==> try-zinc <==
## cpu
module cpu 
	(output wire [7:0] address,
	 output wire [7:0] to_memory,
	 output wire write,
	 input wire [7:0] from_memory, 
     input wire clk, reset);
make LEC_CHECK=0 ABC_AREA=1 CAP_MARGIN=20 CELL_PAD_IN_SITES_DETAIL_PLACEMENT=1 CORE_MARGIN=2 CORE_UTILIZATION=53 CTS_CLUSTER_DIAMETER=113 CTS_CLUSTER_SIZE=72 GPL_TIMING_DRIVEN=0 HOLD_SLACK_MARGIN=0.2 MIN_ROUTING_LAYER=met1 PLACE_DENSITY_LB_ADDON=0.06 SETUP_SLACK_MARGIN=0.01 SLEW_MARGIN=20 finish   # period 6.65 ns
run.sh (not shown) runs the stock make flow with config.mk's settings and CLKGATE_MAP_FILE=.
==> inputs of try-pepper, as changes to try-zinc <==
Settings changed: ABC_AREA 1 to not set, CELL_PAD_IN_SITES_DETAIL_PLACEMENT 1 to not set, CELL_PAD_IN_SITES_GLOBAL_PLACEMENT set to 2, CORE_UTILIZATION 53 to 40, CTS_CLUSTER_DIAMETER 113 to not set, CTS_CLUSTER_SIZE 72 to 53, GPL_TIMING_DRIVEN 0 to not set, HOLD_SLACK_MARGIN 0.2 to not set, MIN_ROUTING_LAYER met1 to not set, PLACE_DENSITY_LB_ADDON 0.06 to not set, SETUP_SLACK_MARGIN 0.01 to not set.
==> flow/constraint.sdc (replaced) <==
create_clock -name core_clock -period 8.0 [get_ports {clk}]
set_input_delay 1.6000 -clock core_clock [delete_from_list [all_inputs] [get_ports {clk}]]
set_output_delay 1.6000 -clock core_clock [all_outputs]
set_load 0.01 [all_outputs]
==> inputs of try-juniper, as changes to try-zinc <==
Settings changed: CELL_PAD_IN_SITES_DETAIL_PLACEMENT 1 to not set, CORE_UTILIZATION 53 to 72, CTS_CLUSTER_DIAMETER 113 to not set, CTS_CLUSTER_SIZE 72 to not set, GPL_TIMING_DRIVEN 0 to not set, HOLD_SLACK_MARGIN 0.2 to not set, MIN_ROUTING_LAYER met1 to not set, PLACE_DENSITY_LB_ADDON 0.06 to 0.08, SETUP_SLACK_MARGIN 0.01 to not set.
==> flow/constraint.sdc (replaced) <==
create_clock -name core_clock -period 3.1 [get_ports {clk}]
set_input_delay 0.6200 -clock core_clock [delete_from_list [all_inputs] [get_ports {clk}]]
set_output_delay 0.6200 -clock core_clock [all_outputs]
set_load 0.01 [all_outputs]
==> results <==
metric	try-pepper	try-juniper	try-zinc
Largest driver fanout on the critical path	17	6	8
Worst reg2reg path startpoint	ctrl_un0.current_state[1]	dt_pht0.A[5]	dt_pht0.A[4]
Sequential group power	632 uW	1280 uW	603 uW
Detailed-routing iteration count for the pre-antenna-repair pass	7	6	5
Final-layout non-clock buffer area share	4.53%	7.22%	5.66%
Max stage delay cell, worst path	or4_1	dfrtp_2	clkdlybuf4s50_1
Power density over the cells	512 mW/mm2	1050 mW/mm2	505 mW/mm2
Layout buffer count excluding clock buffers	32	53	46
Proportion of cell area occupied by registers	19.3%	19.5%	19.8%
Final cell count without fillers	987	1090	1117
Global-route met3 utilization	4.07%	8.62%	6.22%
Fraction of the core area covered by cells at the end of the flow	43.8%	81.2%	59.1%
Post-route met1 wirelength	10100 um	6910 um	9360 um
Reported net switching power	1920 uW	4150 uW	2010 uW
Cell count after placement	979	1071	1109
Internal power summed over all cells	1470 uW	2770 uW	1240 uW
WP buf/inv	2	3	4
N_taps	188	105	140
Number of distinct standard cells referenced by the synthesized netlist	89	46	46
Power of the combinational group	2510 uW	5220 uW	2460 uW
XOR Share, Synth	3.54%	3.55%	3.55%
Clock-pin transition on the worst setup and hold timing paths	70 ps	100 ps	100 ps
Result of the run	no timing/DRC/antenna violations	no timing/DRC/antenna violations	no timing/DRC/antenna violations
Number of vias after detailed routing	6562	7023	6865

* * *

==> fjord <==
Starting RTL as in the previous note.
Settings: LEC_CHECK=0, ABC_AREA=1, CAP_MARGIN=20, CELL_PAD_IN_SITES_DETAIL_PLACEMENT=2, CELL_PAD_IN_SITES_GLOBAL_PLACEMENT=0, CORE_ASPECT_RATIO=1.65, CORE_MARGIN=2, CORE_UTILIZATION=54, CTS_CLUSTER_DIAMETER=339, CTS_CLUSTER_SIZE=49, GPL_ROUTABILITY_DRIVEN=1, GPL_TIMING_DRIVEN=1, MAX_ROUTING_LAYER=met4, MIN_ROUTING_LAYER=met2, PLACE_DENSITY=0.76, SLEW_MARGIN=20, TNS_END_PERCENT=15; clock period 8.14 ns.
==> quartz (differences from fjord) <==
==> flow/config.mk (replaced) <==
export PLATFORM = sky130hd
export DESIGN_NAME = cpu
export DESIGN_NICKNAME = cpu
export VERILOG_FILES = /design/flow/design.v
export SDC_FILE = /design/flow/constraint.sdc
export NUM_CORES = 4
export LEC_CHECK = 0
export CAP_MARGIN = 20
export CELL_PAD_IN_SITES_DETAIL_PLACEMENT = 0
export CORE_ASPECT_RATIO = 0.5
export CORE_MARGIN = 2
export CORE_UTILIZATION = 45
export CTS_CLUSTER_DIAMETER = 339
export CTS_CLUSTER_SIZE = 93
export MIN_ROUTING_LAYER = met1
export SLEW_MARGIN = 20
export TNS_END_PERCENT = 15
==> results <==
metric	fjord	quartz
Mux frac, synth	0%	5.87%
Horizontal die dimension	85.5 µm	170 µm
Synthesized area per cell	6.28 µm²	7.58 µm²
Area reported by Yosys stat	5920 µm²	6180 µm²
DIE AREA	11800 µm²	14800 µm²
Top area contributor share	21.5%	20.6%
Post-synthesis sequential area ratio	21.5%	20.6%
Ys cells	943	816
Die Span Y	139 µm	86.9 µm
Core Region	10800 µm²	13500 µm²
Init Core Util	54.9%	45.9%
Net count entering floorplan	993	866
Outcome	did not finish	no timing/DRC/antenna violations
Last stage reached	detailed placement (3_5_place_dp)	-
Number of cell rows	49	30

* * *

==> inputs of 01-22 <==
Starting RTL as in the previous note.
==> flow/design.v (excerpt) <==
module cpu 
	(output wire [7:0] address,
	 output wire [7:0] to_memory,
	 output wire write,
	 input wire [7:0] from_memory, 
     input wire clk, reset);
Settings: LEC_CHECK=0, ABC_AREA=1, CAP_MARGIN=20, CORE_ASPECT_RATIO=0.5, CORE_MARGIN=2, CORE_UTILIZATION=68, CTS_CLUSTER_DIAMETER=393, CTS_CLUSTER_SIZE=94, PLACE_DENSITY=0.38, SLEW_MARGIN=20, TNS_END_PERCENT=10; clock period 5.16 ns.
==> 11-07 (differences from 01-22) <==
==> flow/config.mk (replaced) <==
export PLATFORM = sky130hd
export DESIGN_NAME = cpu
export DESIGN_NICKNAME = cpu
export VERILOG_FILES = /design/flow/design.v
export SDC_FILE = /design/flow/constraint.sdc
export NUM_CORES = 4
export LEC_CHECK = 0
export ABC_AREA = 1
export CAP_MARGIN = 20
export CORE_MARGIN = 2
export CORE_UTILIZATION = 72
export CTS_CLUSTER_SIZE = 89
export PLACE_DENSITY = 0.35
export SETUP_SLACK_MARGIN = 0.92
export SLEW_MARGIN = 20
==> flow/constraint.sdc (replaced) <==
create_clock -name core_clock -period 3.1 [get_ports {clk}]
set_input_delay 0.6200 -clock core_clock [delete_from_list [all_inputs] [get_ports {clk}]]
set_output_delay 0.6200 -clock core_clock [all_outputs]
set_load 0.01 [all_outputs]
==> notes <==
01-22 passed the timing, DRC and antenna checks. 11-07 did not get past global routing (5_1_grt) with GRT-0232.
In synthesized area, 01-22 and 11-07 do not differ.
Synthesized cell count is the same in 01-22 and 11-07.
Die size: 11-07 is lower than 01-22 (5.8%).
==> figures <==
                                                             01-22                      11-07
Die H                                                     70.00 um                   94.70 um
Floorplan core area                                  0.008230 mm^2              0.008093 mm^2
Share of the synthesized area in the top cell type          21.55%                     21.55%
Placement-stage cell area                            0.006235 mm^2              0.006292 mm^2
Simple-gate share of the synthesized area                   42.31%                     42.31%
Synthesis warning total                                          3                          3
Outcome                           no timing/DRC/antenna violations  aborted with a tool error
Stage where the flow stopped                                     -   global routing (5_1_grt)
Xor+xnor area frac                                          3.549%                     3.549%
DIE WIDTH                                                 136.0 um                   94.70 um
Core Rows                                                       23                         33
Initial Utilization                                         71.97%                     73.19%
Part of the Yosys area used for sequential elements         21.55%                     21.55%
Gates resized, CTS repair                                        0                        126
Routability congestion estimate                              1.074                      1.115
Cell total in the yosys stat output                            943                        943
Placed cell count                                             1064                       1063
Post-detail-place hpwl                                    14600 um                   14210 um
Buffer cell driving the clock tree root                  clkbuf_16                   clkbuf_8
Number of setup buffers added after CTS                          0                         34
Area enclosed by the die boundary                    0.009519 mm^2              0.008968 mm^2
Setup WS pre-CTS                                           1599 ps                   134.0 ps
Power is estimated from default activity; no workload was simulated.
